## yarrow
// CPU
module CPU(
    input               clk         ,
    input               rstn        ,
    input               rf_dcp_rd   ,
    input [4:0]         rf_addr     ,
    output reg [31:0]   rf_out      ,
    output [7:0]        imem_addr   ,
    input [31:0]        imem_rdata  ,
    output [7:0]        dmem_addr   ,
    output [31:0]       dmem_wdata  ,
    output              dmem_we     ,
    input [31:0]        dmem_rdata  ,
    output              stop
    );
export LEC_CHECK = 0
export CAP_MARGIN = 20
export CORE_MARGIN = 2
export CORE_UTILIZATION = 61
export CTS_CLUSTER_DIAMETER = 27
export CTS_CLUSTER_SIZE = 14
export SETUP_SLACK_MARGIN = 1.82
export SLEW_MARGIN = 20
create_clock -name core_clock -period 6.87 [get_ports {clk}]
run.sh (not shown) runs the stock make flow with config.mk's settings and CLKGATE_MAP_FILE=.
yarrow: all stages done; final checks FAILED (negative setup slack).
Modified inputs, sierra compared to yarrow
- changing CORE_UTILIZATION from 61 to 40
- removing CTS_CLUSTER_SIZE (formerly 14)
- removing CTS_CLUSTER_DIAMETER (formerly 27)
- removing SETUP_SLACK_MARGIN (formerly 1.82)
- changing the clock period (ns, I/O delays scaled along) from 6.87 to 10.5
Notes after the runs:
- sierra ran to completion and came out clean on the timing, design-rule and antenna checks.
- Comparing yarrow with sierra, the clock slew at the register clock pins of the worst setup and hold paths came out essentially unchanged.
- Taking yarrow over sierra, the die size ratio works out to 0.66.
- Max global-route usage across sierra and yarrow: yarrow
- Re non-clock buffer share of cell area: yarrow was higher than sierra.
- Detailed-router iteration count before antenna repair: sierra < yarrow
- Taking yarrow as the reference point, the initial antenna violation count of sierra falls by 7.
- Reg-to-reg setup timing slack was higher in the run labelled sierra.
- Compared with yarrow, sierra is the less power-hungry design.
- Number of well taps, sierra vs yarrow: up by more than half
Inputs modified between sierra and pepper:
- an added SETUP_SLACK_MARGIN of 1.68
- a change of CORE_UTILIZATION from 40 to 57
- a change of the clock period (ns, I/O delays scaled along) from 10.5 to 7.05
==> results <==
- To summarise pepper: no stage aborted, but the layout did not pass its checks, failing on negative setup slack.
- In the flow results for pepper and sierra, the largest voltage drop on the vdd net is larger on pepper.
- Sort pepper and sierra by combinational power desc -> top: pepper
- Compared with sierra, in pepper area share of and-or/or-and cells after synthesis was more or less identical, number of clock buffer instances in the layout went down by 6, total of cells resized after clock tree synthesis went up by 170.
- The setup slack of pepper is smaller than that of sierra.
- A end point of the critical path of pc_e[29] is what pepper shows, while b[11] belongs to sierra.
- Routed wirelength normalized by instance count: lower on sierra
- Looking at pepper and sierra, the register area is a wash.
- Initial core utilization in pepper vs sierra: up 17 points
- Comparing pepper and sierra, total track usage is higher on pepper.

========
Starting RTL as in the previous note.
## CPU
module CPU(
    input               clk         ,
    input               rstn        ,
    input               rf_dcp_rd   ,
    input [4:0]         rf_addr     ,
    output reg [31:0]   rf_out      ,
    output [7:0]        imem_addr   ,
    input [31:0]        imem_rdata  ,
    output [7:0]        dmem_addr   ,
    output [31:0]       dmem_wdata  ,
    output              dmem_we     ,
    input [31:0]        dmem_rdata  ,
    output              stop
    );
clock: 4.11 ns
lec_check: 0
abc_area: 1
cap_margin: 0
core_margin: 2
core_utilization: 72
cts_cluster_diameter: 319
cts_cluster_size: 14
place_density_lb_addon: 0.06
setup_slack_margin: 1.17
slew_margin: 20
The starting point aborted during 5_1_grt (GRT-0232).
Next try:
ABC_AREA = not set   (was 1)
CAP_MARGIN = 20   (was 0)
CORE_UTILIZATION = 62   (was 72)
CTS_CLUSTER_DIAMETER = not set   (was 319)
CTS_CLUSTER_SIZE = 98   (was 14)
PLACE_DENSITY_LB_ADDON = not set   (was 0.06)
SETUP_SLACK_MARGIN = not set   (was 1.17)
clock period = 5.73 ns   (was 4.11 ns; I/O delays follow)
After rerunning: With this change the flow completed and failed the layout checks on setup timing; synthesized area falls slightly; die size rises by about a fifth; synthesized cell count falls by about a fifth.
Next try:
CORE_UTILIZATION = 66   (was 62)
CTS_CLUSTER_SIZE = 44   (was 98)
SETUP_SLACK_MARGIN = -0.39   (was not set)
clock period = 7.05 ns   (was 5.73 ns; I/O delays follow)
This time the run did not get past 5_1_grt.
Synthesized cell count stays the same.
Die area is lower by 6.0%.
Area after synthesis is unchanged.
Next try:
CORE_UTILIZATION = 40   (was 66)
CTS_CLUSTER_SIZE = not set   (was 44)
SETUP_SLACK_MARGIN = not set   (was -0.39)
clock period = 10.2 ns   (was 7.05 ns; I/O delays follow)
Now the flow completed without violations.
Die size goes up by well over a third.
Area after synthesis stays the same.
Synthesized cell count stays the same.
Next try:
CORE_UTILIZATION = 61   (was 40)
clock period = 8.28 ns   (was 10.2 ns; I/O delays follow)
Total power went up by 19%.
Clock skew shrinks by 6.6 ps.
Global-route usage goes up by 13 points.
Wire length went down by 7.1%.
Worst hold slack improves by 3.1 ps.
Via count goes up by 3.4%.
Sequential power came out higher by about 23%.
Next try:
CORE_UTILIZATION = 72   (was 61)
CTS_CLUSTER_SIZE = 17   (was not set)
PLACE_DENSITY_LB_ADDON = 0.2   (was not set)
clock period = 6.76 ns   (was 8.28 ns; I/O delays follow)
Result: The new run did not get past 5_1_grt; synthesized cell count is unchanged; area after synthesis does not change; die area came out lower by 15%.

========
Starting RTL as in the previous note.
make LEC_CHECK=0 CAP_MARGIN=20 CORE_MARGIN=2 CORE_UTILIZATION=66 CTS_CLUSTER_DIAMETER=28 CTS_CLUSTER_SIZE=41 SETUP_SLACK_MARGIN=1.68 SLEW_MARGIN=20 TNS_END_PERCENT=5 finish   # period 8.39 ns
The first run died in global routing.
Rerun with:
CORE_UTILIZATION = 61   (was 66)
CTS_CLUSTER_DIAMETER = unset   (was 28)
CTS_CLUSTER_SIZE = 14   (was 41)
SETUP_SLACK_MARGIN = unset   (was 1.68)
TNS_END_PERCENT = unset   (was 5)
clock period = 6.52 ns   (was 8.39 ns; I/O delays follow)
The changed run finished but fails on setup timing.
Synthesized area stays the same.
Synthesized cell count stays the same.
Die area increases by a little under a tenth.

========
oak:
Starting RTL as in the previous note.
export LEC_CHECK = 0
export ABC_AREA = 1
export CAP_MARGIN = 0
export CORE_ASPECT_RATIO = 1.13
export CORE_MARGIN = 8
export CORE_UTILIZATION = 51
export CTS_CLUSTER_DIAMETER = 88
export CTS_CLUSTER_SIZE = 98
export GPL_TIMING_DRIVEN = 0
export MIN_ROUTING_LAYER = met2
export PLACE_DENSITY_LB_ADDON = 0.03
export SETUP_SLACK_MARGIN = 0.23
export SLEW_MARGIN = 20
create_clock -name core_clock -period 7.05 [get_ports {clk}]
The log for oak ends in 5_1_grt with error GRT-0116, so the run never completed.
--- input diff oak..pine ---
- clearing MIN_ROUTING_LAYER, which used to be met2
- swapping 0.23 for 1.82 in SETUP_SLACK_MARGIN
- swapping 0 for 20 in CAP_MARGIN
- clearing CTS_CLUSTER_SIZE, which used to be 98
- clearing CORE_ASPECT_RATIO, which used to be 1.13
- clearing ABC_AREA, which used to be 1
- clearing PLACE_DENSITY_LB_ADDON, which used to be 0.03
- clearing GPL_TIMING_DRIVEN, which used to be 0
- clearing CTS_CLUSTER_DIAMETER, which used to be 88
- swapping 51 for 57 in CORE_UTILIZATION
- swapping 8 for 2 in CORE_MARGIN
- swapping 7.05 for 6.87 in the clock period (ns, I/O delays scaled along)
==> results <==
| pine | all stages done | FAIL | negative setup slack |
Adder-cell share of the synthesized area: oak vs pine — no meaningful difference
Per the comparison of pine with oak, number of distinct standard cells referenced by the synthesized netlist went up by about 80%; CTS buffer count rose by 200%; fraction of the core area occupied by cells at floorplan saw an increase; post-cts sizing count saw a decrease; die size fell 0.027 mm^2.
Area fraction in xor and xnor cells, oak and pine, higher one = pine.
#### Input delta (birch over pine)
- setting MAX_ROUTING_LAYER to met4 for the first time
- setting CTS_CLUSTER_SIZE to 14 for the first time
- changing SETUP_SLACK_MARGIN from 1.82 to -0.39
- setting CTS_CLUSTER_DIAMETER to 27 for the first time
- changing CORE_UTILIZATION from 57 to 67
==> results <==
birch did not finish: a tool error stopped it during 5_1_grt. Total core area came out lower on birch than on pine. birch vs pine, TritonCTS buffer count went up by 177. Delta (birch minus pine): number of buffers added for setup after CTS fell by 2.6%, number of instances in the placed design fell by 269.
--- input diff birch..maple ---
- changing SETUP_SLACK_MARGIN from -0.39 to 1.66
- removing CTS_CLUSTER_DIAMETER (formerly 27)
- removing MAX_ROUTING_LAYER (formerly met4)
- changing CORE_UTILIZATION from 67 to 40
- removing CTS_CLUSTER_SIZE (formerly 14)
- changing the clock period (ns, I/O delays scaled along) from 6.87 to 10.2
## What came out
- Against birch, quantity of gates resized following cts in maple fell by more than half.
- maple -> birch: count of state elements after synthesis delta 0, exact match
- Any difference in cell count after synthesis between maple and birch is small enough to ignore.
- Comparing maple and birch, the higher number of cell rows was measured on maple.
- maple completed; timing, DRC and antenna clean
[inputs] cedar vs maple
- putting CTS_CLUSTER_SIZE at 14 where nothing was set
- putting CTS_CLUSTER_DIAMETER at 32 where nothing was set
- putting MAX_ROUTING_LAYER at met4 where nothing was set
- swapping 40 for 66 in CORE_UTILIZATION
- clearing SETUP_SLACK_MARGIN, which used to be 1.66
- swapping 10.2 for 6.52 in the clock period (ns, I/O delays scaled along)
### Flow results
cedar did not finish; the tool stopped in 5_1_grt with error GRT-0232.
maple | stages: all done | timing, DRC, antenna: all pass
In the metrics for cedar and maple, the one carrying the lower total cell area at the placement stage is maple.
Taking maple as the reference, in cedar minimum setup slack after placement moved down, die size moved down, post-synthesis chip area from yosys level, core outline area moved down, yosys cell count level.
On number of resized instances in the post-cts repair step, the lower figure sits with maple, not cedar.
Reported for cedar and maple, number of cells produced by synthesis turned out identical to the last digit.
Summary — row count, cedar relative to maple: lower, by 22%.
~same adder-cell area share of the yosys netlist in cedar and maple
Between cedar and maple, the post-CTS setup-driven buffer insertion count is higher for cedar.
Power and IR drop assume default switching activity.
